--- flow/config.mk ---
export PLATFORM = sky130hd
export DESIGN_NAME = miniRV
export DESIGN_NICKNAME = miniRV
export VERILOG_FILES = /design/flow/design.v
export SDC_FILE = /design/flow/constraint.sdc
export NUM_CORES = 4
export LEC_CHECK = 0
export ABC_AREA = 0
export CAP_MARGIN = 40
export CORE_MARGIN = 10
export CORE_UTILIZATION = 29
export CTS_CLUSTER_DIAMETER = 90
export GPL_ROUTABILITY_DRIVEN = 1
export GPL_TIMING_DRIVEN = 1
export MAX_ROUTING_LAYER = met4
export MIN_ROUTING_LAYER = met2
export PLACE_DENSITY_LB_ADDON = 0.04
export SLEW_MARGIN = 20
--- flow/constraint.sdc ---
create_clock -name core_clock -period 15.7 [get_ports {clk}]
set_input_delay 3.1400 -clock core_clock [delete_from_list [all_inputs] [get_ports {clk}]]
set_output_delay 3.1400 -clock core_clock [all_outputs]
set_load 0.01 [all_outputs]
--- flow/design.v ---
module pc (
    input   wire                clk,
    input   wire                rst,
    input   wire                pause_i,
    input   wire                sel_i,
    input   wire[15:0]  br_addr_i,
    output  wire[15:0]  pc4_o,
    output  reg[15:0]   pc_o
);
assign pc4_o = pc_o + 4;
always @(posedge clk or posedge rst) begin
    if(rst) begin
        pc_o <= 16'h0000;
    end else if (pause_i == 1'b1) begin
        pc_o <= pc_o;
    end else if (sel_i == 1'b1)begin
        pc_o <= br_addr_i;
    end else begin
        pc_o <= pc_o + 4;
    end
end
endmodule  
module if_id (
    input   wire                clk,
    input   wire                rst,
    input   wire                pause_i,
    input   wire[15:0]  pc_i,
    input   wire[15:0]  pc4_i,
    input   wire[31:0]      inst_i,
    input   wire                flush_i,
    output  reg[15:0]   pc_o,
    output  reg[15:0]   pc4_o,
    output  reg[31:0]       inst_o
);
always @(posedge clk or posedge rst) begin
    if(rst) begin
        pc_o   <= 16'b0;
        pc4_o  <= 16'b0;
        inst_o <= 32'b0;
    end else if(flush_i) begin
        pc_o   <= 16'b0;
        pc4_o  <= 16'b0;
        inst_o <= 32'b0;
    end else if(pause_i == 1'b1) begin
        pc_o   <= pc_o;
        pc4_o  <= pc4_o;
        inst_o <= inst_o;
    end else begin
        pc_o   <= pc_i;
        pc4_o  <= pc4_i;
        inst_o <= inst_i;
    end
end
endmodule  
module regfile (
    input   wire                clk,
    input   wire                wen,
    input   wire[4:0]   waddr,
    input   wire[4:0]   raddr1,
    input   wire[4:0]   raddr2,
    input   wire[31:0]      wdata,
    output  wire[31:0]      data1_o,     
    output  wire[31:0]      data2_o      
);
reg [31:0]  regs[0:31];
assign  data1_o = (raddr1 == 5'b00000) ? 32'h0000_0000 
                  : (wen && raddr1 == waddr) ?  wdata
                  : regs[raddr1];
assign  data2_o = (raddr2 == 5'b00000) ? 32'h0000_0000 
                  : (wen && raddr2 == waddr) ?  wdata
                  : regs[raddr2];
always @(posedge clk) begin
    if(wen) begin
        regs[waddr] <= wdata;
    end else begin
        regs[0] <= 32'h0000_0000; 
    end
end
endmodule  
module ctrl (
    input   wire        rst,
    input   wire[6:0]   opcode,
    input   wire[2:0]   func3,
    input   wire[6:0]   func7,
    output  reg         inst_valid,
    output  reg[2:0]    imm_sel,
    output  reg         reg_wen,
    output  reg         op1_sel,
    output  reg         op2_sel,
    output  reg[1:0]    alu_sel,
    output  reg[3:0]    alu_op,
    output  reg         mem_wen,
    output  reg[1:0]    wb_sel,
    output  reg[2:0]    br_sel,
    output  wire        is_jalr_o
);
assign is_jalr_o = (opcode == 7'b1100111) && (func3 == 3'b000);
always @(*) begin
    if(rst) begin
        inst_valid = 1'b0;
        imm_sel    = 3'b000;
        reg_wen    = 1'b0;
        op1_sel    = 1'b0;
        op2_sel    = 1'b1;
        alu_sel    = 2'b00;
        alu_op     = 4'b0000;
        mem_wen    = 1'b0;
        wb_sel     = 2'b00;
        br_sel     = 3'b000;
    end
    else begin
        case (opcode)
            7'b0110011: begin
                case (func7[5]) 
                    1'b0: begin
                        case (func3)
                            3'b000: begin        
                                inst_valid = 1'b1;             
                                imm_sel    = 3'b000;
                                reg_wen    = 1'b1;
                                op1_sel    = 1'b1;
                                op2_sel    = 1'b0;
                                alu_sel    = 2'b01;
                                alu_op     = 4'b0001;
                                mem_wen    = 1'b0;
                                wb_sel     = 2'b10;
                                br_sel     = 3'b000;
                            end
                            3'b010: begin      
                                inst_valid = 1'b1;                 
                                imm_sel    = 3'b000;
                                reg_wen    = 1'b1;
                                op1_sel    = 1'b1;
                                op2_sel    = 1'b0;
                                alu_sel    = 2'b01;
                                alu_op     = 4'b1011;
                                mem_wen    = 1'b0;
                                wb_sel     = 2'b10;
                                br_sel     = 3'b000;
                            end
                            3'b011: begin     
                                inst_valid = 1'b1;                   
                                imm_sel    = 3'b000;
                                reg_wen    = 1'b1;
                                op1_sel    = 1'b1;
                                op2_sel    = 1'b0;
                                alu_sel    = 2'b01;
                                alu_op     = 4'b1100;
                                mem_wen    = 1'b0;
                                wb_sel     = 2'b10;
                                br_sel     = 3'b000;
                            end
                            3'b111: begin     
                                inst_valid = 1'b1;                  
                                imm_sel    = 3'b000;
                                reg_wen    = 1'b1;
                                op1_sel    = 1'b1;
                                op2_sel    = 1'b0;
                                alu_sel    = 2'b11;
                                alu_op     = 4'b1000;
                                mem_wen    = 1'b0;
                                wb_sel     = 2'b10;
                                br_sel     = 3'b000;
                            end
                            3'b110: begin    
                                inst_valid = 1'b1;               
                                imm_sel    = 3'b000;
                                reg_wen    = 1'b1;
                                op1_sel    = 1'b1;
                                op2_sel    = 1'b0;
                                alu_sel    = 2'b11;
                                alu_op     = 4'b1001;
                                mem_wen    = 1'b0;
                                wb_sel     = 2'b10;
                                br_sel     = 3'b000;
                            end
                            3'b100: begin     
                                inst_valid = 1'b1;                 
                                imm_sel    = 3'b000;
                                reg_wen    = 1'b1;
                                op1_sel    = 1'b1;
                                op2_sel    = 1'b0;
                                alu_sel    = 2'b11;
                                alu_op     = 4'b1010;
                                mem_wen    = 1'b0;
                                wb_sel     = 2'b10;
                                br_sel     = 3'b000;
                            end
                            3'b001: begin   
                                inst_valid = 1'b1;                    
                                imm_sel    = 3'b000;
                                reg_wen    = 1'b1;
                                op1_sel    = 1'b1;
                                op2_sel    = 1'b0;
                                alu_sel    = 2'b10;
                                alu_op     = 4'b0101;
                                mem_wen    = 1'b0;
                                wb_sel     = 2'b10;
                                br_sel     = 3'b000;
                            end
                            3'b101: begin    
                                inst_valid = 1'b1;                    
                                imm_sel    = 3'b000;
                                reg_wen    = 1'b1;
                                op1_sel    = 1'b1;
                                op2_sel    = 1'b0;
                                alu_sel    = 2'b10;
                                alu_op     = 4'b0110;
                                mem_wen    = 1'b0;
                                wb_sel     = 2'b10;
                                br_sel     = 3'b000;
                            end
                            default begin
                                inst_valid = 1'b0;
                                imm_sel    = 3'b000;
                                reg_wen    = 1'b0;
                                op1_sel    = 1'b0;
                                op2_sel    = 1'b1;
                                alu_sel    = 2'b00;
                                alu_op     = 4'b0000;
                                mem_wen    = 1'b0;
                                wb_sel     = 2'b00;
                                br_sel     = 3'b000;
                            end
                        endcase
                    end
                    1'b1: begin
                        case (func3)
                            3'b000: begin   
                                inst_valid = 1'b1;                    
                                imm_sel    = 3'b000;
                                reg_wen    = 1'b1;
                                op1_sel    = 1'b1;
                                op2_sel    = 1'b0;
                                alu_sel    = 2'b01;
                                alu_op     = 4'b0010;
                                mem_wen    = 1'b0;
                                wb_sel     = 2'b10;
                                br_sel     = 3'b000;
                            end
                            3'b101: begin
                                inst_valid = 1'b1;
                                imm_sel    = 3'b000;
                                reg_wen    = 1'b1;
                                op1_sel    = 1'b1;
                                op2_sel    = 1'b0;
                                alu_sel    = 2'b10;
                                alu_op     = 4'b0111;
                                mem_wen    = 1'b0;
                                wb_sel     = 2'b10;
                                br_sel     = 3'b000;
                            end
                            default begin
                                inst_valid = 1'b0;
                                imm_sel    = 3'b000;
                                reg_wen    = 1'b0;
                                op1_sel    = 1'b0;
                                op2_sel    = 1'b1;
                                alu_sel    = 2'b00;
                                alu_op     = 4'b0000;
                                mem_wen    = 1'b0;
                                wb_sel     = 2'b00;
                                br_sel     = 3'b000;
                            end
                        endcase
                    end
                    default begin
                        inst_valid = 1'b0;
                        imm_sel    = 3'b000;
                        reg_wen    = 1'b0;
                        op1_sel    = 1'b0;
                        op2_sel    = 1'b1;
                        alu_sel    = 2'b00;
                        alu_op     = 4'b0000;
                        mem_wen    = 1'b0;
                        wb_sel     = 2'b00;
                        br_sel     = 3'b000;
                    end
                endcase
            end
            7'b0010011: begin
                case (func3)
                    3'b000: begin       
                        inst_valid = 1'b1;                 
                        imm_sel    = 3'b001;
                        reg_wen    = 1'b1;
                        op1_sel    = 1'b1;
                        op2_sel    = 1'b1;
                        alu_sel    = 2'b01;
                        alu_op     = 4'b0001;
                        mem_wen    = 1'b0;
                        wb_sel     = 2'b10;
                        br_sel     = 3'b000;
                    end
                    3'b010: begin       
                        inst_valid = 1'b1;                
                        imm_sel    = 3'b001;
                        reg_wen    = 1'b1;
                        op1_sel    = 1'b1;
                        op2_sel    = 1'b1;
                        alu_sel    = 2'b01;
                        alu_op     = 4'b1011;
                        mem_wen    = 1'b0;
                        wb_sel     = 2'b10;
                        br_sel     = 3'b000;
                    end
                    3'b011: begin      
                        inst_valid = 1'b1;                  
                        imm_sel    = 3'b001;
                        reg_wen    = 1'b1;
                        op1_sel    = 1'b1;
                        op2_sel    = 1'b1;
                        alu_sel    = 2'b01;
                        alu_op     = 4'b1100;
                        mem_wen    = 1'b0;
                        wb_sel     = 2'b10;
                        br_sel     = 3'b000;
                    end
                    3'b111: begin     
                        inst_valid = 1'b1;                  
                        imm_sel    = 3'b001;
                        reg_wen    = 1'b1;
                        op1_sel    = 1'b1;
                        op2_sel    = 1'b1;
                        alu_sel    = 2'b11;
                        alu_op     = 4'b1000;
                        mem_wen    = 1'b0;
                        wb_sel     = 2'b10;
                        br_sel     = 3'b000;
                    end
                    3'b110: begin        
                        inst_valid = 1'b1;                
                        imm_sel    = 3'b001;
                        reg_wen    = 1'b1;
                        op1_sel    = 1'b1;
                        op2_sel    = 1'b1;
                        alu_sel    = 2'b11;
                        alu_op     = 4'b1001;
                        mem_wen    = 1'b0;
                        wb_sel     = 2'b10;
                        br_sel     = 3'b000;
                    end 
                    3'b100: begin     
                        inst_valid = 1'b1;                  
                        imm_sel    = 3'b001;
                        reg_wen    = 1'b1;
                        op1_sel    = 1'b1;
                        op2_sel    = 1'b1;
                        alu_sel    = 2'b11;
                        alu_op     = 4'b1010;
                        mem_wen    = 1'b0;
                        wb_sel     = 2'b10;
                        br_sel     = 3'b000;
                    end
                    3'b001: begin     
                        inst_valid = 1'b1;                  
                        imm_sel    = 3'b001;
                        reg_wen    = 1'b1;
                        op1_sel    = 1'b1;
                        op2_sel    = 1'b1;
                        alu_sel    = 2'b10;
                        alu_op     = 4'b0101;
                        mem_wen    = 1'b0;
                        wb_sel     = 2'b10;
                        br_sel     = 3'b000;
                    end
                    3'b101: begin   
                        inst_valid = 1'b1;                    
                        imm_sel    = 3'b001;
                        reg_wen    = 1'b1;
                        op1_sel    = 1'b1;
                        op2_sel    = 1'b1;
                        alu_sel    = 2'b10;
                        mem_wen    = 1'b0;
                        wb_sel     = 2'b10;
                        br_sel     = 3'b000;
                        if(func7[5]) begin
                            alu_op = 4'b0111;
                        end else begin
                            alu_op = 4'b0110;
                        end
                    end
                    default begin
                        inst_valid = 1'b0;
                        imm_sel    = 3'b000;
                        reg_wen    = 1'b0;
                        op1_sel    = 1'b0;
                        op2_sel    = 1'b1;
                        alu_sel    = 2'b00;
                        alu_op     = 4'b0000;
                        mem_wen    = 1'b0;
                        wb_sel     = 2'b00;
                        br_sel     = 3'b000;
                    end
                endcase
            end
            7'b0000011: begin
                case (func3)
                    3'b010: begin
                        inst_valid = 1'b1;
                        imm_sel    = 3'b001;
                        reg_wen    = 1'b1;
                        op1_sel    = 1'b1;
                        op2_sel    = 1'b1;
                        alu_sel    = 2'b01;
                        alu_op     = 4'b0001;
                        mem_wen    = 1'b0;
                        wb_sel     = 2'b11;
                        br_sel     = 3'b000;
                    end
                    default begin
                        inst_valid = 1'b0;
                        imm_sel    = 3'b000;
                        reg_wen    = 1'b0;
                        op1_sel    = 1'b0;
                        op2_sel    = 1'b1;
                        alu_sel    = 2'b00;
                        alu_op     = 4'b0000;
                        mem_wen    = 1'b0;
                        wb_sel     = 2'b00;
                        br_sel     = 3'b000;
                    end
                endcase
            end
            7'b1100111: begin
                if(func3 == 3'b000) begin
                        inst_valid = 1'b1;                       
                        imm_sel    = 3'b001;
                        reg_wen    = 1'b1;
                        op1_sel    = 1'b0;
                        op2_sel    = 1'b1;
                        alu_sel    = 2'b00;
                        alu_op     = 4'b0000;
                        mem_wen    = 1'b0;
                        wb_sel     = 2'b01;
                        br_sel     = 3'b111;
                end else begin     
                    inst_valid = 1'b0;
                    imm_sel    = 3'b000;
                    reg_wen    = 1'b0;
                    op1_sel    = 1'b0;
                    op2_sel    = 1'b1;
                    alu_sel    = 2'b00;
                    alu_op     = 4'b0000;
                    mem_wen    = 1'b0;
                    wb_sel     = 2'b00;
                    br_sel     = 3'b000;
                end
            end
            7'b0100011: begin
                case (func3)
                    3'b010: begin
                        inst_valid = 1'b1;
                        imm_sel    = 3'b010;
                        reg_wen    = 1'b0;
                        op1_sel    = 1'b1;
                        op2_sel    = 1'b1;
                        alu_sel    = 2'b01;
                        alu_op     = 4'b0001;
                        mem_wen    = 1'b1;
                        wb_sel     = 2'b00;
                        br_sel     = 3'b000;
                    end
                    default begin     
                        inst_valid = 1'b0;
                        imm_sel    = 3'b000;
                        reg_wen    = 1'b0;
                        op1_sel    = 1'b0;
                        op2_sel    = 1'b1;
                        alu_sel    = 2'b00;
                        alu_op     = 4'b0000;
                        mem_wen    = 1'b0;
                        wb_sel     = 2'b00;
                        br_sel     = 3'b000;
                    end
                endcase
            end
            7'b1100011: begin
                case (func3)
                    3'b000: begin
                        inst_valid = 1'b1;
                        imm_sel    = 3'b011;
                        reg_wen    = 1'b0;
                        op1_sel    = 1'b0;
                        op2_sel    = 1'b1;
                        alu_sel    = 2'b01;
                        alu_op     = 4'b0001;
                        mem_wen    = 1'b0;
                        wb_sel     = 2'b00;
                        br_sel     = 3'b001;
                    end
                    3'b001: begin
                        inst_valid = 1'b1;
                        imm_sel    = 3'b011;
                        reg_wen    = 1'b0;
                        op1_sel    = 1'b0;
                        op2_sel    = 1'b1;
                        alu_sel    = 2'b01;
                        alu_op     = 4'b0001;
                        mem_wen    = 1'b0;
                        wb_sel     = 2'b00;
                        br_sel     = 3'b010;
                    end
                    3'b100: begin
                        inst_valid = 1'b1;
                        imm_sel    = 3'b011;
                        reg_wen    = 1'b0;
                        op1_sel    = 1'b0;
                        op2_sel    = 1'b1;
                        alu_sel    = 2'b01;
                        alu_op     = 4'b0001;
                        mem_wen    = 1'b0;
                        wb_sel     = 2'b00;
                        br_sel     = 3'b011;
                    end
                    3'b110: begin
                        inst_valid = 1'b1;
                        imm_sel    = 3'b011;
                        reg_wen    = 1'b0;
                        op1_sel    = 1'b0;
                        op2_sel    = 1'b1;
                        alu_sel    = 2'b01;
                        alu_op     = 4'b0001;
                        mem_wen    = 1'b0;
                        wb_sel     = 2'b00;
                        br_sel     = 3'b100;
                    end
                    3'b101: begin
                        inst_valid = 1'b1;
                        imm_sel    = 3'b011;
                        reg_wen    = 1'b0;
                        op1_sel    = 1'b0;
                        op2_sel    = 1'b1;
                        alu_sel    = 2'b01;
                        alu_op     = 4'b0001;
                        mem_wen    = 1'b0;
                        wb_sel     = 2'b00;
                        br_sel     = 3'b101;
                    end
                    3'b111: begin 
                        inst_valid = 1'b1;   
                        imm_sel    = 3'b011;
                        reg_wen    = 1'b0;
                        op1_sel    = 1'b0;
                        op2_sel    = 1'b1;
                        alu_sel    = 2'b01;
                        alu_op     = 4'b0001;
                        mem_wen    = 1'b0;
                        wb_sel     = 2'b00;
                        br_sel     = 3'b110;
                    end
                    default begin   
                        inst_valid = 1'b0;
                        imm_sel    = 3'b000;
                        reg_wen    = 1'b0;
                        op1_sel    = 1'b0;
                        op2_sel    = 1'b1;
                        alu_sel    = 2'b00;
                        alu_op     = 4'b0000;
                        mem_wen    = 1'b0;
                        wb_sel     = 2'b00;
                        br_sel     = 3'b000;
                    end
                endcase
            end
            7'b0110111: begin
                inst_valid = 1'b1;
                imm_sel    = 3'b100;
                reg_wen    = 1'b1;
                op1_sel    = 1'b1;
                op2_sel    = 1'b1;
                alu_sel    = 2'b01;
                alu_op     = 4'b0011;
                mem_wen    = 1'b0;
                wb_sel     = 2'b10;
                br_sel     = 3'b000;
            end
            7'b0010111: begin       
                inst_valid = 1'b1;      
                imm_sel    = 3'b100;
                reg_wen    = 1'b1;
                op1_sel    = 1'b0;
                op2_sel    = 1'b1;
                alu_sel    = 2'b01;
                alu_op     = 4'b0001;
                mem_wen    = 1'b0;
                wb_sel     = 2'b10;
                br_sel     = 3'b000;
            end
            7'b1101111: begin
                inst_valid = 1'b1;
                imm_sel    = 3'b101;
                reg_wen    = 1'b1;
                op1_sel    = 1'b0;
                op2_sel    = 1'b1;
                alu_sel    = 2'b01;
                alu_op     = 4'b0001;
                mem_wen    = 1'b0;
                wb_sel     = 2'b01;
                br_sel     = 3'b111;
            end
            default begin
                inst_valid = 1'b0;
                imm_sel    = 3'b000;
                reg_wen    = 1'b0;
                op1_sel    = 1'b0;
                op2_sel    = 1'b1;
                alu_sel    = 2'b00;
                alu_op     = 4'b0000;
                mem_wen    = 1'b0;
                wb_sel     = 2'b00;
                br_sel     = 3'b000;
            end
        endcase
    end
end
endmodule  
module imm_gen (
    input   wire            rst,
    input   wire[2:0]       sel_i,
    input   wire[31:7]      data_i,
    output  reg[31:0]   imm_o
);
always @(*) begin
    if(rst) begin
        imm_o = 32'h0000_0000;
    end else begin
        case (sel_i)
            3'b001: begin
                imm_o = { { 20{data_i[31]} }, data_i[31:20]};
            end
            3'b010: begin
                imm_o = { { 20{data_i[31]} } , data_i[31:25], data_i[11:7]};
            end
            3'b011: begin
                imm_o = { { 20{data_i[31]} } , data_i[7], data_i[30:25], data_i[11:8], 1'b0};
            end
            3'b100: begin
                imm_o = { data_i[31:12], 12'b0};
            end
            3'b101: begin
                imm_o = {  { 12{data_i[31]} }, data_i[19:12], data_i[20], data_i[30:21], 1'b0 };
            end
            default begin
                imm_o = 32'h0000_0000;
            end
        endcase
    end
end
endmodule  
module branch (
    input   wire            rst,
    input   wire[2:0]       sel_i,
    input   wire[31:0]  data1_i,
    input   wire[31:0]  data2_i,
    input   wire[15:0]      pc_i,
    input   wire[15:0]      imm_i,
    input   wire            is_jalr_i,
    output  wire[15:0]      br_addr_o,
    output  reg             pc_sel_o
);
assign br_addr_o = (is_jalr_i) ? (data1_i + imm_i) : pc_i + imm_i;
wire[31:0] data_sub = data1_i + ( ~data2_i + 1 );
wire data1_eq_data2 = (data1_i == data2_i);
wire data1_lt_data2 = ( (sel_i == 3'b011) || (sel_i == 3'b101) ) ?
                            (  ( data1_i[31] && !data2_i[31])
                            || ( data1_i[31] &&  data2_i[31] && data_sub[31])
                            || (!data1_i[31] && !data2_i[31] && data_sub[31]) )
                            :  ( data1_i < data2_i );
always @(*) begin
    if(rst) begin
        pc_sel_o = 1'b0;
    end else begin
        case (sel_i)
            3'b001: begin
                pc_sel_o = data1_eq_data2;
            end
            3'b010: begin
                pc_sel_o = ~data1_eq_data2;
            end          
            3'b011,3'b100: begin
                pc_sel_o = data1_lt_data2;
            end     
            3'b101,3'b110: begin
                pc_sel_o = ~data1_lt_data2;
            end
            3'b111: begin
                pc_sel_o = 1'b1;
            end
            default begin
                pc_sel_o = 1'b0;
            end
        endcase
    end
end
endmodule  
module id (
    input   wire                rst,
    input   wire[31:0]      inst_i,
    input   wire[31:0]      rdata1_i,
    input   wire[31:0]      rdata2_i,
    input   wire[15:0]          pc_i,
    output  wire                inst_valid_o,
    output  wire                pc_sel_o,
    output  wire[15:0]          br_addr_o,
    output  wire                reg_wen_o,
    output  wire[4:0]   reg_waddr_o,
    output  wire[31:0]      op1_o,
    output  wire[31:0]      op2_o,
    output  wire[1:0]           alu_sel_o,
    output  wire[3:0]           alu_op_o,
    output  wire                mem_wen_o,
    output  wire[31:0]      mem_wdata_o,
    output  wire[1:0]           wb_sel_o,
    input   wire                ex_wen_i,
    input   wire[4:0]   ex_waddr_i,
    input   wire[31:0]      ex_wdata_i,
    input   wire                mem_wen_i,
    input   wire[4:0]   mem_waddr_i,
    input   wire[31:0]      mem_wdata_i,
    output  wire                op1_sel_o,
    output  wire[4:0]   raddr1_o,
    output  wire                op2_sel_o,
    output  wire[4:0]   raddr2_o
);
wire[2:0]    ctrl_imm_sel_o;
wire         ctrl_op1_sel_o;
wire         ctrl_op2_sel_o;
wire[2:0]    ctrl_br_sel_o;
wire         ctrl_is_jalr_o;
wire[31:0]  immgen_imm_o;
wire    reg1_ex_forward = (ex_wen_i == 1'b1) && (ex_waddr_i == inst_i[19:15]);
wire    reg1_mem_forward = (mem_wen_i == 1'b1) && (mem_waddr_i == inst_i[19:15]);
wire    reg2_ex_forward = (ex_wen_i == 1'b1) && (ex_waddr_i == inst_i[24:20]);
wire    reg2_mem_forward = (mem_wen_i == 1'b1) && (mem_waddr_i == inst_i[24:20]);
wire[31:0]    reg1_data = (inst_i[19:15] == 5'b00000) ? 32'h0000_0000 
                                : (reg1_ex_forward == 1'b1) ? ex_wdata_i
                                : (reg1_mem_forward == 1'b1) ? mem_wdata_i
                                : rdata1_i ;
wire[31:0]    reg2_data = (inst_i[24:20] == 5'b00000) ? 32'h0000_0000
                                : (reg2_ex_forward == 1'b1) ? ex_wdata_i
                                : (reg2_mem_forward == 1'b1) ? mem_wdata_i
                                : rdata2_i ;
assign op1_o = (ctrl_op1_sel_o == 1'b0) ? {16'b0,pc_i} 
                : reg1_data;
assign op2_o = (ctrl_op2_sel_o == 1'b1) ? immgen_imm_o 
                : reg2_data;
ctrl u_ctrl(
    .rst(rst),
    .opcode(inst_i[6:0]),
    .func3(inst_i[14:12]),
    .func7(inst_i[31:25]),
    .inst_valid(inst_valid_o),
    .imm_sel(ctrl_imm_sel_o),
    .reg_wen(reg_wen_o),
    .op1_sel(ctrl_op1_sel_o),
    .op2_sel(ctrl_op2_sel_o),
    .alu_sel(alu_sel_o),
    .alu_op(alu_op_o),
    .mem_wen(mem_wen_o),
    .wb_sel(wb_sel_o),
    .br_sel(ctrl_br_sel_o),
    .is_jalr_o(ctrl_is_jalr_o)
);
imm_gen u_imm_gen(
    .rst(rst),
    .sel_i(ctrl_imm_sel_o),
    .data_i(inst_i[31:7]),
    .imm_o(immgen_imm_o)
);
branch u_branch(
    .rst(rst),
    .sel_i(ctrl_br_sel_o),
    .data1_i(reg1_data),
    .data2_i(reg2_data),
    .pc_i(pc_i),
    .imm_i(immgen_imm_o[15:0]),
    .is_jalr_i(ctrl_is_jalr_o),
    .pc_sel_o(pc_sel_o),
    .br_addr_o(br_addr_o)
);
assign reg_waddr_o = inst_i[11:7];
assign mem_wdata_o = reg2_data;
wire uses_rs1 = (inst_i[6:0] == 7'b0110011)  || (inst_i[6:0] == 7'b0010011) ||
                (inst_i[6:0] == 7'b0000011) || (inst_i[6:0] == 7'b1100111) ||
                (inst_i[6:0] == 7'b0100011)  || (inst_i[6:0] == 7'b1100011);
wire uses_rs2 = (inst_i[6:0] == 7'b0110011)  || (inst_i[6:0] == 7'b0100011)  ||
                (inst_i[6:0] == 7'b1100011);
assign op1_sel_o = uses_rs1 ? 1'b1 : 1'b0;
assign raddr1_o  = inst_i[19:15];
assign op2_sel_o = uses_rs2 ? 1'b0 : 1'b1;
assign raddr2_o  = inst_i[24:20]; 
endmodule  
module id_ex (
    input   wire                clk,
    input   wire                rst,
    input   wire                pause_i,
    input   wire                inst_valid_i,
    input   wire[31:0]      op1_i,
    input   wire[31:0]      op2_i,
    input   wire[1:0]           alu_sel_i,
    input   wire[3:0]           alu_op_i,
    input   wire                reg_wen_i,
    input   wire[4:0]   reg_waddr_i,
    input   wire[1:0]           wb_sel_i,
    input   wire[15:0]  pc_i,
    input   wire[15:0]  pc4_i,
    input   wire                mem_wen_i,
    input   wire[31:0]      mem_wdata_i,
    output  reg                 inst_valid_o,
    output  reg[31:0]       op1_o,
    output  reg[31:0]       op2_o,
    output  reg[1:0]            alu_sel_o,
    output  reg[3:0]            alu_op_o,
    output  reg                 reg_wen_o,
    output  reg[4:0]    reg_waddr_o,
    output  reg[1:0]            wb_sel_o,
    output  reg[15:0]   pc_o,
    output  reg[15:0]   pc4_o,
    output  reg                 mem_wen_o,
    output  reg[31:0]       mem_wdata_o
);
always @(posedge clk or posedge rst) begin
    if(rst) begin
        inst_valid_o <= 1'b0;
        op1_o        <= 32'h0000_0000;
        op2_o        <= 32'h0000_0000;
        alu_sel_o    <= 2'b00;
        alu_op_o     <= 4'b0000;
        reg_wen_o    <= 1'b0;
        reg_waddr_o  <= 5'b00000;
        wb_sel_o     <= 2'b00;
        pc_o         <= 16'h0000;
        pc4_o        <= 16'h0000;
        mem_wen_o    <= 1'b0;
        mem_wdata_o  <= 1'b0;
    end else if(pause_i == 1'b1) begin
        inst_valid_o <= 1'b0;
        op1_o        <= 32'h0000_0000;
        op2_o        <= 32'h0000_0000;
        alu_sel_o    <= 2'b00;
        alu_op_o     <= 4'b0000;
        reg_wen_o    <= 1'b0;
        reg_waddr_o  <= 5'b00000;
        wb_sel_o     <= 2'b00;
        pc_o         <= 16'h0000;
        pc4_o        <= 16'h0000;
        mem_wen_o    <= 1'b0;
        mem_wdata_o  <= 1'b0;
    end else begin
        inst_valid_o <= inst_valid_i;
        op1_o        <= op1_i;
        op2_o        <= op2_i;
        alu_sel_o    <= alu_sel_i;
        alu_op_o     <= alu_op_i;
        reg_wen_o    <= reg_wen_i;
        reg_waddr_o  <= reg_waddr_i;
        wb_sel_o     <= wb_sel_i;
        pc_o         <= pc_i;
        pc4_o        <= pc4_i;
        mem_wen_o    <= mem_wen_i;
        mem_wdata_o  <= mem_wdata_i;
    end
end
endmodule  
module alu (
    input   wire            rst,
    input   wire[31:0]  num1_i,
    input   wire[31:0]  num2_i,
    input   wire[1:0]       sel,    
    input   wire[3:0]       op,     
    output  reg[31:0]       result_o
);
reg[31:0]   result_arith;
reg[31:0]   result_shift;
reg[31:0]   result_logic;
wire[31:0] num_add = num1_i + num2_i;
wire[31:0] num_sub = num1_i + ( ~num2_i + 1 );
wire num1_eq_num2 = (num1_i == num2_i);
wire num1_lt_num2 = ( op == 4'b1011) ?
                            (  ( num1_i[31] && !num2_i[31])
                            || ( num1_i[31] &&  num2_i[31] && num_sub[31])
                            || (!num1_i[31] && !num2_i[31] && num_sub[31]) )
                            :  ( num1_i < num2_i );
always @(*) begin
    if(rst) begin
        result_arith = 32'h0000_0000;
    end else begin
        case (op)
            4'b0001: begin
                result_arith = num_add;
            end
            4'b0010: begin
                result_arith = num_sub;
            end
            4'b0011: begin
                result_arith = num2_i;
            end
            4'b1011,4'b1100: begin
                result_arith = num1_lt_num2;
            end
            default begin
                result_arith = 32'h0000_0000;
            end        
        endcase
    end
end
always @(*) begin
    if(rst) begin
        result_shift = 32'h0000_0000;
    end else begin
        case (op)
            4'b0101: begin
                result_shift = num1_i << num2_i[4:0];
            end
            4'b0110: begin
                result_shift = num1_i >> num2_i[4:0];
            end
            4'b0111: begin
                result_shift = $signed( num1_i ) >>> num2_i[4:0];
            end
            default begin
                result_shift = 32'h0000_0000;
            end
        endcase
    end
end
always @(*) begin
    if(rst) begin
        result_logic = 32'h0000_0000;
    end else begin
        case (op)
            4'b1000: begin
                result_logic = num1_i & num2_i;
            end
            4'b1001: begin
                result_logic = num1_i | num2_i;
            end
            4'b1010: begin
                result_logic = num1_i ^ num2_i;
            end
            default begin
                result_logic = 32'h0000_0000;
            end
        endcase
    end 
end
always @(*) begin
    case (sel)
        2'b01: begin
            result_o = result_arith;
        end
        2'b11: begin
            result_o = result_logic;
        end
        2'b10: begin
            result_o = result_shift;
        end
        default begin
            result_o = 32'h0000_0000;
        end
    endcase
end
endmodule  
module ex (      
    input  wire                 rst,
    input  wire                 inst_valid_i,
    input  wire[31:0]       op1_i,
    input  wire[31:0]       op2_i,
    input  wire[1:0]            alu_sel_i,
    input  wire[3:0]            alu_op_i,
    input  wire                 reg_wen_i,
    input  wire[4:0]    reg_waddr_i,
    input  wire[1:0]            wb_sel_i,
    input  wire[15:0]   pc_i,
    input  wire[15:0]   pc4_i,
    input  wire                 mem_wen_i,
    input  wire[31:0]       mem_wdata_i, 
    output wire                 inst_valid_o,
    output wire                 mem_wen_o,
    output wire[31:0]       mem_wdata_o,
    output wire                 reg_wen_o,
    output wire[4:0]    reg_waddr_o,
    output wire[31:0]       alu_result_o,
    output wire[1:0]            wb_sel_o,
    output wire[15:0]           pc_o,
    output wire[15:0]           pc4_o,
    output wire[31:0]       data_forward_o
);
assign inst_valid_o = inst_valid_i;
assign mem_wen_o = mem_wen_i;
assign mem_wdata_o = mem_wdata_i;
assign reg_wen_o = reg_wen_i;
assign reg_waddr_o = reg_waddr_i;
assign wb_sel_o = wb_sel_i;
assign pc_o  = pc_i;
assign pc4_o = pc4_i;
alu u_alu(
    .rst(rst),
    .num1_i(op1_i),
    .num2_i(op2_i),
    .sel(alu_sel_i),
    .op(alu_op_i),
    .result_o(alu_result_o)
);
assign data_forward_o = wb_sel_i == (2'b01) ? {16'b0,pc4_i} : alu_result_o;
endmodule  
module ex_mem (
    input   wire                clk,
    input   wire                rst,
    input   wire                pause_i, 
    input   wire                inst_valid_i,
    input   wire                mem_wen_i,
    input   wire[31:0]      mem_wdata_i,
    input   wire                reg_wen_i,
    input   wire[4:0]   reg_waddr_i,
    input   wire[31:0]      alu_result_i,
    input   wire[1:0]           wb_sel_i, 
    input   wire[15:0]          pc_i,
    input   wire[15:0]          pc4_i,
    output   reg                inst_valid_o,
    output   reg                mem_wen_o,
    output   reg[31:0]      mem_wdata_o,
    output   reg                reg_wen_o,
    output   reg[4:0]   reg_waddr_o,
    output   reg[31:0]      alu_result_o,
    output   reg[1:0]           wb_sel_o,
    output   reg[15:0]          pc_o,
    output   reg[15:0]          pc4_o
);
always @(posedge clk or posedge rst) begin
    if(rst) begin
        inst_valid_o <= 1'b0;
        mem_wen_o    <= 1'b0;
        mem_wdata_o  <= 32'h0000_0000;
        reg_wen_o    <= 1'b0;
        reg_waddr_o  <= 5'b00000;
        alu_result_o <= 32'h0000_0000;
        wb_sel_o     <= 2'b00;
        pc_o         <= 16'h0000;
        pc4_o        <= 16'h0000;
    end else if(pause_i == 1'b1) begin
        inst_valid_o <= 1'b0;
        mem_wen_o    <= 1'b0;
        mem_wdata_o  <= 32'h0000_0000;
        reg_wen_o    <= 1'b0;
        reg_waddr_o  <= 5'b00000;
        alu_result_o <= 32'h0000_0000;
        wb_sel_o     <= 2'b00;
        pc_o         <= 16'h0000;
        pc4_o        <= 16'h0000;
    end else begin
        inst_valid_o <= inst_valid_i;
        mem_wen_o    <= mem_wen_i;
        mem_wdata_o  <= mem_wdata_i;
        reg_wen_o    <= reg_wen_i;
        reg_waddr_o  <= reg_waddr_i;
        alu_result_o <= alu_result_i;
        wb_sel_o     <= wb_sel_i;
        pc_o         <= pc_i;
        pc4_o        <= pc4_i;
    end
end
endmodule  
module mem (
    input   wire[31:0]      alu_result_i,
    input   wire[1:0]           wb_sel_i,
    input   wire[15:0]          pc4_i,
    input   wire[31:0]      dm_data_i,
    output  wire[31:0]      reg_wdata_o
);
assign  reg_wdata_o = (wb_sel_i == 2'b10) ? alu_result_i
                        : (wb_sel_i == 2'b01) ? pc4_i
                        : (wb_sel_i == 2'b11) ? dm_data_i
                        : 32'h0000_0000;
endmodule  
module mem_wb (
    input   wire                clk,
    input   wire                rst,
    input   wire                pause_i, 
    input   wire                inst_valid_i,
    input   wire                reg_wen_i,
    input   wire[4:0]   reg_waddr_i,
    input   wire[31:0]      reg_wdata_i,
    input   wire[15:0]          pc_i,
    output  reg                 inst_valid_o,
    output  reg                 reg_wen_o,
    output  reg[4:0]    reg_waddr_o,
    output  reg[31:0]       reg_wdata_o,
    output  reg[15:0]           pc_o
);
always @(posedge clk or posedge rst) begin
    if(rst) begin
        inst_valid_o <= 1'b0;
        reg_wen_o    <= 1'b0;
        reg_waddr_o  <= 5'b00000;
        reg_wdata_o  <= 32'h0000_0000;
        pc_o         <= 16'h0000;
    end else if(pause_i == 1'b1) begin
        inst_valid_o <= 1'b0;
        reg_wen_o    <= 1'b0;
        reg_waddr_o  <= 5'b00000;
        reg_wdata_o  <= 32'h0000_0000;
        pc_o         <= 16'h0000;
    end else begin
        inst_valid_o <= inst_valid_i;
        reg_wen_o    <= reg_wen_i;
        reg_waddr_o  <= reg_waddr_i;
        reg_wdata_o  <= reg_wdata_i;
        pc_o         <= pc_i;
    end
end
endmodule  
module bubble (
    input   wire                rst,
    input   wire                ex_wen_i,
    input   wire[1:0]           ex_wb_sel_i,
    input   wire[4:0]   ex_reg_waddr_i,
    input   wire                id_op1_sel_i,
    input   wire[4:0]   id_raddr1_i,
    input   wire                id_op2_sel_i,
    input   wire[4:0]   id_raddr2_i,
    output  reg                 pc_pause_o,
    output  reg                 ifid_pause_o,
    output  reg                 idex_pause_o,
    output  reg                 exmem_pause_o,
    output  reg                 memwb_pause_o
);
wire    lu_pause = (ex_wen_i == 1'b1) && ( ex_wb_sel_i == 2'b11 ) 
                && ( ( id_op1_sel_i == 1'b1 && id_raddr1_i == ex_reg_waddr_i)
                    || (id_op2_sel_i == 1'b0 && id_raddr2_i == ex_reg_waddr_i) );
always @(*) begin
    if(rst) begin
        pc_pause_o    = 1'b0; 
        ifid_pause_o  = 1'b0;
        idex_pause_o  = 1'b0;
        exmem_pause_o = 1'b0;
        memwb_pause_o = 1'b0;
    end else if(lu_pause) begin
        pc_pause_o    = 1'b1; 
        ifid_pause_o  = 1'b1;
        idex_pause_o  = 1'b1;
        exmem_pause_o = 1'b0;
        memwb_pause_o = 1'b0;
    end else begin
        pc_pause_o    = 1'b0; 
        ifid_pause_o  = 1'b0;
        idex_pause_o  = 1'b0;
        exmem_pause_o = 1'b0;
        memwb_pause_o = 1'b0;
    end
end
endmodule  
module miniRV (
    input   wire                clk,
    input   wire                rst,
    input   wire[31:0]      inst_i,
    input   wire[31:0]      mem_rdata_i,
    output  wire[13:0]   inst_addr_o,
    output  wire[15:0]          mem_addr_o,
    output  wire                mem_wen_o,
    output  wire[31:0]      mem_wdata_o,
    output          debug_wb_have_inst,    
    output [31:0]   debug_wb_pc,           
    output          debug_wb_ena,          
    output [4:0]    debug_wb_reg,          
    output [31:0]   debug_wb_value         
);
wire                pc_sel_i;
wire                id_pc_sel_o;
wire[15:0]          pc_br_addr_i;
wire[15:0]  pc_pc_o;
wire[15:0]  pc_pc4_o;
assign inst_addr_o = pc_pc_o[15:2];
wire[15:0]          ifid_pc_o;
wire[15:0]          ifid_pc4_o;
wire[31:0]      ifid_inst_o;
wire                idex_inst_valid_i;
wire[31:0]      idex_op1_i;
wire[31:0]      idex_op2_i;
wire[1:0]           idex_alu_sel_i;
wire[3:0]           idex_alu_op_i;
wire                idex_reg_wen_i;
wire[4:0]   idex_reg_waddr_i;
wire[1:0]           idex_wb_sel_i;
wire                idex_mem_wen_i;
wire[31:0]      idex_mem_wdata_i;
wire[31:0]      idex_op1_o;
wire[31:0]      idex_op2_o;
wire[1:0]           idex_alu_sel_o;
wire[3:0]           idex_alu_op_o;
wire                idex_reg_wen_o;
wire[4:0]   idex_reg_waddr_o;
wire[1:0]           idex_wb_sel_o;
wire[15:0]  idex_pc_o;
wire[15:0]  idex_pc4_o;
wire                idex_mem_wen_o;
wire[31:0]      idex_mem_wdata_o;
wire[31:0]      ex_data_forward_o;
wire                exmem_inst_valid_i;
wire                exmem_mem_wen_i;
wire[31:0]      exmem_mem_wdata_i;
wire                exmem_reg_wen_i;
wire[4:0]   exmem_reg_waddr_i;
wire[31:0]      exmem_alu_result_i;
wire[1:0]           exmem_wb_sel_i;
wire[15:0]          exmem_pc4_i;
wire                exmem_inst_valid_o;
wire                exmem_reg_wen_o;
wire[4:0]   exmem_reg_waddr_o;
wire[31:0]      exmem_alu_result_o;
wire[1:0]           exmem_wb_sel_o;
wire[15:0]          exmem_pc4_o;
wire[15:0]          exmem_pc_i;
wire[15:0]          exmem_pc_o;
wire                memwb_reg_wen_i;
wire[4:0]   memwb_reg_waddr_i;
wire[31:0]      memwb_reg_wdata_i;
wire[15:0]          trace_pc; 
wire                regfile_wen_i;
wire[31:0]      regfile_wdata_i;
wire[4:0]   regfile_waddr_i;
wire[4:0]   regfile_raddr1_i;
wire[4:0]   regfile_raddr2_i;
wire[31:0]      regfile_data1_o;
wire[31:0]      regfile_data2_o;
wire[31:0]      alu_num1_i;
wire[31:0]      alu_num2_i;
wire[1:0]           alu_sel_i;    
wire[5:0]           alu_op_i;     
wire                bubble_id_op1_sel_i;
wire[4:0]   bubble_id_raddr1_i;
wire                bubble_id_op2_sel_i;
wire[4:0]   bubble_id_raddr2_i;
wire                bubble_pc_pause_o;
wire                bubble_ifid_pause_o;
wire                bubble_idex_pause_o;
wire                bubble_exmem_pause_o;
wire                bubble_memwb_pause_o;
pc u_pc(
    .clk(clk),
    .rst(rst),
    .pause_i(bubble_pc_pause_o),
    .sel_i(pc_sel_i),
    .br_addr_i(pc_br_addr_i),
    .pc4_o(pc_pc4_o),
    .pc_o(pc_pc_o)
);
if_id u_if_id(
    .clk(clk),
    .rst(rst),
    .pause_i(bubble_ifid_pause_o),
    .pc_i(pc_pc_o),
    .pc4_i(pc_pc4_o),
    .inst_i(inst_i),
    .flush_i(pc_sel_i),
    .pc_o(ifid_pc_o),
    .pc4_o(ifid_pc4_o),
    .inst_o(ifid_inst_o)
);
regfile u_regfile(
    .clk(clk),
    .wen(regfile_wen_i),
    .waddr(regfile_waddr_i),
    .raddr1(ifid_inst_o[19:15]),
    .raddr2(ifid_inst_o[24:20]),
    .wdata(regfile_wdata_i),
    .data1_o(regfile_data1_o),
    .data2_o(regfile_data2_o)
);
id u_id(
    .rst(rst),
    .inst_i(ifid_inst_o),
    .rdata1_i(regfile_data1_o),
    .rdata2_i(regfile_data2_o),
    .pc_i(ifid_pc_o),
    .pc_sel_o(id_pc_sel_o),
    .br_addr_o(pc_br_addr_i),
    .reg_wen_o(idex_reg_wen_i),
    .reg_waddr_o(idex_reg_waddr_i),
    .inst_valid_o(idex_inst_valid_i),
    .op1_o(idex_op1_i),
    .op2_o(idex_op2_i),
    .alu_sel_o(idex_alu_sel_i),
    .alu_op_o(idex_alu_op_i),
    .mem_wen_o(idex_mem_wen_i),
    .mem_wdata_o(idex_mem_wdata_i),
    .wb_sel_o(idex_wb_sel_i),
    .ex_wen_i(exmem_reg_wen_i),
    .ex_waddr_i(exmem_reg_waddr_i),
    .ex_wdata_i(ex_data_forward_o),
    .mem_wen_i(exmem_reg_wen_o),
    .mem_waddr_i(exmem_reg_waddr_o),
    .mem_wdata_i(memwb_reg_wdata_i),
    .op1_sel_o(bubble_id_op1_sel_i),
    .raddr1_o(bubble_id_raddr1_i),
    .op2_sel_o(bubble_id_op2_sel_i),
    .raddr2_o(bubble_id_raddr2_i)
);
wire idex_inst_valid_o;
id_ex u_id_ex(
    .clk(clk),
    .rst(rst),
    .pause_i(bubble_idex_pause_o),
    .inst_valid_i(idex_inst_valid_i),
    .op1_i(idex_op1_i),
    .op2_i(idex_op2_i),
    .alu_sel_i(idex_alu_sel_i),
    .alu_op_i(idex_alu_op_i),
    .reg_wen_i(idex_reg_wen_i),
    .reg_waddr_i(idex_reg_waddr_i),
    .wb_sel_i(idex_wb_sel_i),
    .pc_i(ifid_pc_o),
    .pc4_i(ifid_pc4_o),
    .mem_wen_i(idex_mem_wen_i),
    .mem_wdata_i(idex_mem_wdata_i),
    .inst_valid_o(idex_inst_valid_o),
    .op1_o(idex_op1_o),
    .op2_o(idex_op2_o),
    .alu_sel_o(idex_alu_sel_o),
    .alu_op_o(idex_alu_op_o),
    .reg_wen_o(idex_reg_wen_o),
    .reg_waddr_o(idex_reg_waddr_o),
    .wb_sel_o(idex_wb_sel_o),
    .pc_o(idex_pc_o),
    .pc4_o(idex_pc4_o),
    .mem_wen_o(idex_mem_wen_o),
    .mem_wdata_o(idex_mem_wdata_o)
);
ex u_ex(
    .rst(rst),
    .inst_valid_i(idex_inst_valid_o),
    .op1_i(idex_op1_o),
    .op2_i(idex_op2_o),
    .alu_sel_i(idex_alu_sel_o),
    .alu_op_i(idex_alu_op_o),
    .reg_wen_i(idex_reg_wen_o),
    .reg_waddr_i(idex_reg_waddr_o),
    .wb_sel_i(idex_wb_sel_o),
    .pc_i(idex_pc_o),
    .pc4_i(idex_pc4_o),
    .mem_wen_i(idex_mem_wen_o),
    .mem_wdata_i(idex_mem_wdata_o),
    .inst_valid_o(exmem_inst_valid_i),
    .mem_wen_o(exmem_mem_wen_i),
    .mem_wdata_o(exmem_mem_wdata_i),
    .reg_wen_o(exmem_reg_wen_i),
    .reg_waddr_o(exmem_reg_waddr_i),
    .alu_result_o(exmem_alu_result_i),
    .wb_sel_o(exmem_wb_sel_i),
    .pc_o(exmem_pc_i),
    .pc4_o(exmem_pc4_i),
    .data_forward_o(ex_data_forward_o)
);
ex_mem u_ex_mem(
    .clk(clk),
    .rst(rst),
    .pause_i(bubble_exmem_pause_o),
    .inst_valid_i(exmem_inst_valid_i),
    .mem_wen_i(exmem_mem_wen_i),
    .mem_wdata_i(exmem_mem_wdata_i),
    .reg_wen_i(exmem_reg_wen_i),
    .reg_waddr_i(exmem_reg_waddr_i),
    .alu_result_i(exmem_alu_result_i),
    .wb_sel_i(exmem_wb_sel_i), 
    .pc4_i(exmem_pc4_i),
    .inst_valid_o(exmem_inst_valid_o),
    .mem_wen_o(mem_wen_o),
    .mem_wdata_o(mem_wdata_o),
    .reg_wen_o(exmem_reg_wen_o),
    .reg_waddr_o(exmem_reg_waddr_o),
    .alu_result_o(exmem_alu_result_o),
    .wb_sel_o(exmem_wb_sel_o), 
    .pc4_o(exmem_pc4_o),
    .pc_i(exmem_pc_i),
    .pc_o(exmem_pc_o)
);
mem u_mem(
    .alu_result_i(exmem_alu_result_o),
    .wb_sel_i(exmem_wb_sel_o),
    .pc4_i(exmem_pc4_o),
    .dm_data_i(mem_rdata_i),
    .reg_wdata_o(memwb_reg_wdata_i)
);
mem_wb u_mem_wb(
    .clk(clk),
    .rst(rst),
    .pause_i(bubble_memwb_pause_o),
    .inst_valid_i(exmem_inst_valid_o),
    .reg_wen_i(exmem_reg_wen_o),
    .reg_waddr_i(exmem_reg_waddr_o),
    .reg_wdata_i(memwb_reg_wdata_i),
    .inst_valid_o(debug_wb_have_inst),
    .reg_wen_o(regfile_wen_i),
    .reg_waddr_o(regfile_waddr_i),
    .reg_wdata_o(regfile_wdata_i),
    .pc_i(exmem_pc_o),
    .pc_o(trace_pc)
);
bubble u_bubble(
    .rst(rst),
    .ex_wen_i(idex_reg_wen_o),
    .ex_wb_sel_i(idex_wb_sel_o),
    .ex_reg_waddr_i(idex_reg_waddr_o),
    .id_op1_sel_i(bubble_id_op1_sel_i),
    .id_raddr1_i(bubble_id_raddr1_i),
    .id_op2_sel_i(bubble_id_op2_sel_i),
    .id_raddr2_i(bubble_id_raddr2_i),
    .pc_pause_o(bubble_pc_pause_o),
    .ifid_pause_o(bubble_ifid_pause_o),
    .idex_pause_o(bubble_idex_pause_o),
    .exmem_pause_o(bubble_exmem_pause_o),
    .memwb_pause_o(bubble_memwb_pause_o)
);
assign mem_addr_o = exmem_alu_result_o[15:0];
assign pc_sel_i = id_pc_sel_o & ~bubble_pc_pause_o;
assign debug_wb_pc        = {16'b0,trace_pc};
assign debug_wb_ena       = regfile_wen_i;
assign debug_wb_reg       = regfile_waddr_i;
assign debug_wb_value     = regfile_wdata_i;
endmodule  
--- flow/run.sh ---
#!/bin/bash
# the make line also repeats each setting of config.mk as NAME=value (left out here)
make -C /OpenROAD-flow-scripts/flow DESIGN_CONFIG=/design/flow/config.mk WORK_HOME=/design/flow/orfs CLKGATE_MAP_FILE= finish
==> impl_metrics.env, run 1 <==
# flow metrics
export IMPL_status="complete, but fails checks"
export IMPL_so_violations="design-rule violations"
export IMPL_internal_power_mw=6.68
export IMPL_wl_met3_um=163000
export IMPL_yosysTopAreaCellShare_pct=40.7
export IMPL_met1Wirelength_um=0
export IMPL_yosysWarnings=11
export IMPL_clock_path_buffers=3
export IMPL_clkTransAtPathRegs_ns=0.06
export IMPL_clkSinkCount=1403
export IMPL_ys_cells=5273
export IMPL_die_area_mm2=0.281
export IMPL_cts_buffers=168
export IMPL_drv_cap=0
export IMPL_ff_type="edfxtp_1"
export IMPL_flow_area_growth_from_synthesis_pct=18.0
export IMPL_crit_cells=29
export IMPL_fillers=25100
export IMPL_routed_wl_um=371000
export IMPL_fp_dieW_um=530
export IMPL_adder_share_pct=2.55
export IMPL_synthTopLogicFamily="multiplexers"
export IMPL_synthArstFlopShare_pct=27.0
export IMPL_syn_cell_area_mm2=0.0755
export IMPL_synth_area_leader_cell="edfxtp_1"
export IMPL_hold_buffers=0
export IMPL_min_path_type="flop to flop"
export IMPL_leakagePower_nw=32.3
export IMPL_grt_first_pass_wirelength_um=496000
export IMPL_wl_met2_um=181000
export IMPL_vias_per_cell=7.63
export IMPL_synthMuxAreaShare_pct=23.5
export IMPL_finalInstanceArea_mm2=0.0891
export IMPL_core_mm2=0.259
export IMPL_crit_arrival_ns=11.22
export IMPL_ys_area_mm2=0.0755
export IMPL_syn_avg_cell_area_um2=14.3
export IMPL_finalWeightedCongestion=1.08
export IMPL_ys_sh_xor_pct=0.882
export IMPL_slowest_stage="nor4_1"
export IMPL_period_minus_slack_ns=10.43
export IMPL_num_rows=187
export IMPL_nets=5733
export IMPL_aoi_share_pct=9.29
export IMPL_common_cells="edfxtp_1 (1024), mux4_2 (695), dfrtp_1 (379)"
export IMPL_min_delay_start="u_id_ex.pc_o[10]$_DFF_PP0_"
export IMPL_ys_types=101
export IMPL_grt_pass1_vias=79900
export IMPL_power_switching_mw=2.58
export IMPL_grt_max_degree=130
export IMPL_setup_viol=0
export IMPL_hold_path_endpoint="u_ex_mem.pc_o[10]$_DFF_PP0_"
export IMPL_cp_max_fo=79
export IMPL_overflow=0
export IMPL_fmax_mhz=95.9
export IMPL_critical_path_class="input port to flop"
export IMPL_synthTopCellsByArea="edfxtp_1 (41%), mux4_2 (21%), dfrtp_1 (13%)"
export IMPL_p_comb_mw=1.04
export IMPL_die_h_um=530
export IMPL_ir_drop_v=0.000124
export IMPL_power_group_top="sequential cells"
export IMPL_max_slew_worst_pin_slew_ns=1.20
export IMPL_whs_ns=0.346
export IMPL_p_seq_share_pct=45.3
export IMPL_io_pins=200
export IMPL_critPathMostFrequentCell="buf_4"
export IMPL_antenna_found_initial=9
export IMPL_critPathTopFamily="simple AND/OR/NAND/NOR gates"
export IMPL_cp_startpoint="rst"
export IMPL_fp_util_pct=29.1
export IMPL_post_route_period_util_pct=66.4
export IMPL_comb_power_share_pct=11.2
export IMPL_top_layer="met4"
export IMPL_worstRegToRegCells=41
export IMPL_critical_path_buf_inv_count=6
export IMPL_skew_ns=0.0810
export IMPL_reg2reg_slack_ns=5.34
export IMPL_cellPowerDensity_mw_per_mm2=104
export IMPL_end_kind="flop"
export IMPL_critPathLaunchType="input port"
export IMPL_drc=2
export IMPL_required_ns=16.49
export IMPL_ant_nets=0
export IMPL_grt_use_total_pct=40.1
export IMPL_openroad_warnings=98
export IMPL_clk_latency_ns=0.87
export IMPL_ys_sh_simple_pct=7.28
export IMPL_r2r_end="u_pc.pc_o[13]$_DFFE_PP0N_"
export IMPL_firstDrtPassIters=53
export IMPL_yosysMostFrequentCell="edfxtp_1"
export IMPL_clockPowerShare_pct=43.5
export IMPL_place_port_buffers=183
export IMPL_crit_end="u_pc.pc_o[13]$_DFFE_PP0N_"
export IMPL_wl_per_cell_um=40.5
export IMPL_drtIter0Drc=13300
export IMPL_hold_viol=0
export IMPL_ys_flops=1403
export IMPL_vias=70000
export IMPL_htreeDepth=4
export IMPL_maxSlewHeadroom_pct=20.1
export IMPL_cts_resized=0
export IMPL_pg_seq_mw=4.19
export IMPL_fin_tns_setup_ns=0
export IMPL_min_delay_path_depth=0
export IMPL_tritoncts="built"
export IMPL_cts_root_buf="clkbuf_16"
export IMPL_ys_seq_share_pct=53.3
export IMPL_rsz0062_at_grt="no"
export IMPL_edf_count=1024
export IMPL_placed_cell_area_mm2=0.0828
export IMPL_hpwl_um=253000
export IMPL_cp_slowest_stage_delay_ns=0.65
export IMPL_slew_viol_final=0
export IMPL_timing_rr_start="u_id_ex.op1_o[14]$_DFF_PP0_"
export IMPL_clk_power_mw=4.03
export IMPL_p_sw_share_pct=27.9
export IMPL_synthCells=5273
export IMPL_post_cts_buffers=0
## through the flow
stage	cells	util, %	worst slack (ns)	power [mW]
floorplan	5288	-	2.98	4.73
global placement	8613	31.4	4.66	5.24
detailed placement	8711	31.9	4.75	5.23
CTS	9021	34.1	5.66	9.21
global route	9124	34.3	4.97	9.51
finish	9165	34.4	5.27	9.26
## final cells by class
type                       instances  area [um^2]  share of cell area, %
antenna                          106          265                  0.298
clock buffer                     217         4640                   5.20
clock inverter                    93          936                   1.05
inverter                         125          485                  0.545
multi-input combinational       3323        33300                   37.3
sequential                      1403        40300                   45.2
tap                             3402         4260                   4.78
timing repair buffer             496         4980                   5.59
## routing by layer
metal	GRT usage, %	vias to the layer above
met2	45.4	23400
met3	53.8	2140
met1	-	22900
met5	-	-
met4	7.32	0
li1	-	21500
==> run 2: changes to the inputs <==
Settings changed: ABC_AREA 0 to default, CAP_MARGIN 40 to 35, CORE_MARGIN 10 to 2, CORE_UTILIZATION 29 to 61, CTS_CLUSTER_DIAMETER 90 to default, CTS_CLUSTER_SIZE from default to 24, GPL_ROUTABILITY_DRIVEN 1 to default, GPL_TIMING_DRIVEN 1 to default, MAX_ROUTING_LAYER met4 to default, MIN_ROUTING_LAYER met2 to default, PLACE_DENSITY_LB_ADDON 0.04 to default, SETUP_SLACK_MARGIN from default to 1.24, TNS_END_PERCENT from default to 5.
Clock period 15.7 ns to 5.03 ns, I/O delays scaled along.
==> impl_metrics.env, run 2 <==
# source this file to load flow results
export IMPL_status="stopped before the end"
export IMPL_haltStage="global routing (5_1_grt)"
export IMPL_synthArstFlopShare_pct=27.0
export IMPL_hold_buffers=0
export IMPL_common_cells="edfxtp_1 (1024), mux4_2 (695), dfrtp_1 (379)"
export IMPL_synth_area_leader_cell="edfxtp_1"
export IMPL_dp_cells=8039
export IMPL_fp_dieW_um=356
export IMPL_aoi_share_pct=9.29
export IMPL_clock_path_buffers=3
export IMPL_syn_avg_cell_area_um2=14.3
export IMPL_hpwl_um=229000
export IMPL_ys_flops=1403
export IMPL_place_port_buffers=183
export IMPL_ys_sh_xor_pct=0.882
export IMPL_die_area_mm2=0.127
export IMPL_yosysMostFrequentCell="edfxtp_1"
export IMPL_edf_count=1024
export IMPL_ys_seq_share_pct=53.3
export IMPL_clkSinkCount=1403
export IMPL_placed_cell_area_mm2=0.0891
export IMPL_ys_sh_simple_pct=7.28
export IMPL_ys_types=101
export IMPL_finalWeightedCongestion=1.07
export IMPL_num_rows=129
export IMPL_yosysTopAreaCellShare_pct=40.7
export IMPL_ys_cells=5273
export IMPL_fp_util_pct=61.2
export IMPL_ff_type="edfxtp_1"
export IMPL_cts_buffers=143
export IMPL_adder_share_pct=2.55
export IMPL_die_h_um=356
export IMPL_syn_cell_area_mm2=0.0755
export IMPL_synthCells=5273
export IMPL_synthTopLogicFamily="multiplexers"
export IMPL_yosysWarnings=11
export IMPL_synthTopCellsByArea="edfxtp_1 (41%), mux4_2 (21%), dfrtp_1 (13%)"
export IMPL_core_mm2=0.123
export IMPL_htreeDepth=4
export IMPL_synthMuxAreaShare_pct=23.5
export IMPL_ys_area_mm2=0.0755
export IMPL_cts_root_buf="clkbuf_16"
export IMPL_io_pins=200
-- run 2: stage by stage --
stage / worst slack [ns] / hold WS [ns] / utilization, %
4_1_cts: -2.18 / 0.340 / 77.2
3_5_place_dp: -2.28 / 0.335 / 72.3
3_3_place_gp: -2.10 / 0.332 / 72.1
2_1_floorplan: -1.40 / 0.331 / -
-- run 2: what timing repair did --
item,4_1_cts
gates resized,291
gates cloned,1
buffers inserted,8
setup endpoints to repair,381
pin swaps,104
==> run 3: changes to the inputs <==
Settings changed: CAP_MARGIN 35 to 20, CORE_UTILIZATION 61 to 72, CTS_CLUSTER_SIZE 24 to default, PLACE_DENSITY from default to 0.35, SETUP_SLACK_MARGIN 1.24 to 2.16, TNS_END_PERCENT 5 to default.
Clock period 5.03 ns to 7.78 ns, I/O delays scaled along.
==> impl_metrics.env, run 3 <==
# source this file to load flow results
export IMPL_status="stopped before the end"
export IMPL_haltStage="global routing (5_1_grt)"
export IMPL_error_line="[ERROR GRT-0116] Global routing finished with congestion. Check the congestion regions in the DRC Viewer."
export IMPL_preCtsSetupSlack_ns=-0.161
export IMPL_ys_cells=5273
export IMPL_ys_sh_xor_pct=0.882
export IMPL_yosysMostFrequentCell="edfxtp_1"
export IMPL_ys_seq_share_pct=53.3
export IMPL_adder_share_pct=2.55
export IMPL_finalWeightedCongestion=1.10
export IMPL_edf_count=1024
export IMPL_synth_area_leader_cell="edfxtp_1"
export IMPL_grt_use_total_pct=87.4
export IMPL_synthTopLogicFamily="multiplexers"
export IMPL_common_cells="edfxtp_1 (1024), mux4_2 (695), dfrtp_1 (379)"
export IMPL_ys_area_mm2=0.0755
export IMPL_syn_cell_area_mm2=0.0755
export IMPL_fp_dieW_um=328
export IMPL_overflow=760
export IMPL_clkSinkCount=1403
export IMPL_core_mm2=0.104
export IMPL_cts_buffers=142
export IMPL_synthMuxAreaShare_pct=23.5
export IMPL_hold_buffers=0
export IMPL_aoi_share_pct=9.29
export IMPL_die_area_mm2=0.107
export IMPL_clock_path_buffers=3
export IMPL_ys_sh_simple_pct=7.28
export IMPL_fp_util_pct=72.7
export IMPL_synthArstFlopShare_pct=27.0
export IMPL_synthCells=5273
export IMPL_htreeDepth=4
export IMPL_hpwl_um=224000
export IMPL_yosysTopAreaCellShare_pct=40.7
export IMPL_place_port_buffers=183
export IMPL_synthTopCellsByArea="edfxtp_1 (41%), mux4_2 (21%), dfrtp_1 (13%)"
export IMPL_ff_type="edfxtp_1"
export IMPL_die_h_um=328
export IMPL_dp_cells=6688
export IMPL_cts_root_buf="clkbuf_16"
export IMPL_yosysWarnings=11
export IMPL_syn_avg_cell_area_um2=14.3
export IMPL_ys_flops=1403
export IMPL_ys_types=101
export IMPL_io_pins=200
export IMPL_num_rows=118
## run 3: per-stage QoR
stage               instance area [um^2]  hold WS [ns]
floorplan                          75800         0.331
global placement                   80000         0.331
detailed placement                 80000         0.335
CTS                                85100         0.347
## run 3: timing repair
| action | in CTS |
|---|---|
| resized | 68 |
| endpoints found under the setup margin | 78 |
| buffers inserted | 25 |
| pin swaps | 15 |
| gates cloned | 2 |
| hold endpoints to repair | 0 |
## run 3: routing by layer
metal | overflow | global-route usage [%]
met3 | 150 | 80.8
met5 | 20 | 64.9
met4 | 224 | 81.6
met1 | 140 | 89.2
met2 | 226 | 95.5
==> run 4: changes to the inputs <==
Settings changed: CORE_UTILIZATION 72 to 66, CTS_CLUSTER_DIAMETER from default to 345, CTS_CLUSTER_SIZE from default to 25, PLACE_DENSITY 0.35 to default, SETUP_SLACK_MARGIN 2.16 to -0.38.
Clock period 7.78 ns to 6.29 ns, I/O delays scaled along.
==> impl_metrics.env, run 4 <==
# source this file to load flow results
export IMPL_yosysWarnings=11
export IMPL_fp_dieW_um=342
export IMPL_ys_sh_xor_pct=0.882
export IMPL_syn_avg_cell_area_um2=14.3
export IMPL_ys_seq_share_pct=53.3
export IMPL_place_port_buffers=183
export IMPL_clock_path_buffers=3
export IMPL_io_pins=200
export IMPL_hpwl_um=235000
export IMPL_synthTopCellsByArea="edfxtp_1 (41%), mux4_2 (21%), dfrtp_1 (13%)"
export IMPL_aoi_share_pct=9.29
export IMPL_edf_count=1024
export IMPL_synthCells=5273
export IMPL_die_h_um=342
export IMPL_yosysMostFrequentCell="edfxtp_1"
export IMPL_fp_util_pct=66.3
export IMPL_cts_root_buf="clkbuf_16"
export IMPL_ys_flops=1403
export IMPL_synth_area_leader_cell="edfxtp_1"
export IMPL_adder_share_pct=2.55
export IMPL_synthMuxAreaShare_pct=23.5
export IMPL_core_mm2=0.114
export IMPL_ys_types=101
export IMPL_synthArstFlopShare_pct=27.0
export IMPL_ff_type="edfxtp_1"
export IMPL_synthTopLogicFamily="multiplexers"
export IMPL_finalWeightedCongestion=1.12
export IMPL_haltStage="global routing (5_1_grt)"
export IMPL_preCtsSetupSlack_ns=-1.21
export IMPL_common_cells="edfxtp_1 (1024), mux4_2 (695), dfrtp_1 (379)"
export IMPL_cts_buffers=66
export IMPL_yosysTopAreaCellShare_pct=40.7
export IMPL_num_rows=124
export IMPL_htreeDepth=3
export IMPL_die_area_mm2=0.117
export IMPL_syn_cell_area_mm2=0.0755
export IMPL_ys_area_mm2=0.0755
export IMPL_status="stopped before the end"
export IMPL_ys_cells=5273
export IMPL_clkSinkCount=1403
export IMPL_ys_sh_simple_pct=7.28
## run 4: timing repair
action	CTS
cloned	4
pin swaps	11
setup buffers	7
gates resized	59
setup endpoints to repair	78
hold buffers	0
## run 4: per-stage QoR
stage / std cells / utilization (%) / TNS, ns / instance area [um^2]
after floorplan: 5288 / - / -22.59 / 75700
after global placement: 7606 / 75.7 / -62.94 / 86200
after detailed placement: 7607 / 75.7 / -85.88 / 86200
after CTS: 7714 / 77.7 / -56.57 / 88500
==> run 5: changes to the inputs <==
Settings changed: CAP_MARGIN 20 to 5, CTS_CLUSTER_DIAMETER 345 to 372, CTS_CLUSTER_SIZE 25 to 15, SETUP_SLACK_MARGIN -0.38 to 1.41.
Clock period 6.29 ns to 4.97 ns, I/O delays scaled along.
==> impl_metrics.env, run 5 <==
# source this file to load flow results
export IMPL_status="stopped before the end"
export IMPL_haltStage="global routing (5_1_grt)"
export IMPL_error_line="[ERROR GRT-0116] Global routing finished with congestion. Check the congestion regions in the DRC Viewer."
export IMPL_synthTopCellsByArea="edfxtp_1 (41%), mux4_2 (21%), dfrtp_1 (13%)"
export IMPL_ys_cells=5273
export IMPL_htreeDepth=3
export IMPL_synthCells=5273
export IMPL_ys_flops=1403
export IMPL_yosysTopAreaCellShare_pct=40.7
export IMPL_cts_buffers=103
export IMPL_fp_util_pct=66.3
export IMPL_yosysWarnings=11
export IMPL_die_area_mm2=0.117
export IMPL_synthMuxAreaShare_pct=23.5
export IMPL_finalWeightedCongestion=1.09
export IMPL_num_rows=124
export IMPL_syn_cell_area_mm2=0.0755
export IMPL_ys_sh_simple_pct=7.28
export IMPL_common_cells="edfxtp_1 (1024), mux4_2 (695), dfrtp_1 (379)"
export IMPL_aoi_share_pct=9.29
export IMPL_die_h_um=342
export IMPL_synth_area_leader_cell="edfxtp_1"
export IMPL_ys_sh_xor_pct=0.882
export IMPL_syn_avg_cell_area_um2=14.3
export IMPL_cts_root_buf="clkbuf_16"
export IMPL_core_mm2=0.114
export IMPL_synthArstFlopShare_pct=27.0
export IMPL_clock_path_buffers=3
export IMPL_synthTopLogicFamily="multiplexers"
export IMPL_place_port_buffers=183
export IMPL_ys_area_mm2=0.0755
export IMPL_yosysMostFrequentCell="edfxtp_1"
export IMPL_io_pins=200
export IMPL_edf_count=1024
export IMPL_fp_dieW_um=342
export IMPL_hpwl_um=240000
export IMPL_adder_share_pct=2.55
export IMPL_overflow=91
export IMPL_hold_buffers=0
export IMPL_ys_types=101
export IMPL_ff_type="edfxtp_1"
export IMPL_ys_seq_share_pct=53.3
export IMPL_grt_use_total_pct=78.8
export IMPL_clkSinkCount=1403
-- run 5: metrics by stage --
stage               area [um^2]  cells  setup WS (ns)  power [mW]  TNS, ns
CTS                       93800   8121          -2.23        25.2  -165.91
detailed placement        89000   7907          -2.30        16.9  -171.43
global placement          89000   7907          -2.10        16.8  -155.60
floorplan                 75800   5288          -1.46        15.0  -107.29
-- run 5: timing repair --
item                                    CTS
cloned                                    3
pin swaps                                75
buffers inserted                         74
endpoints found under the setup margin  488
resized                                 294
-- run 5: per-layer routing --
| metal | track usage (%) | GRT overflow |
|---|---|---|
| met5 | 46.9 | 0 |
| met4 | 71.4 | 40 |
| met3 | 68.1 | 8 |
| met2 | 91.0 | 38 |
| met1 | 81.2 | 5 |
No activity file was given, so power comes from the tool's default toggle rates.
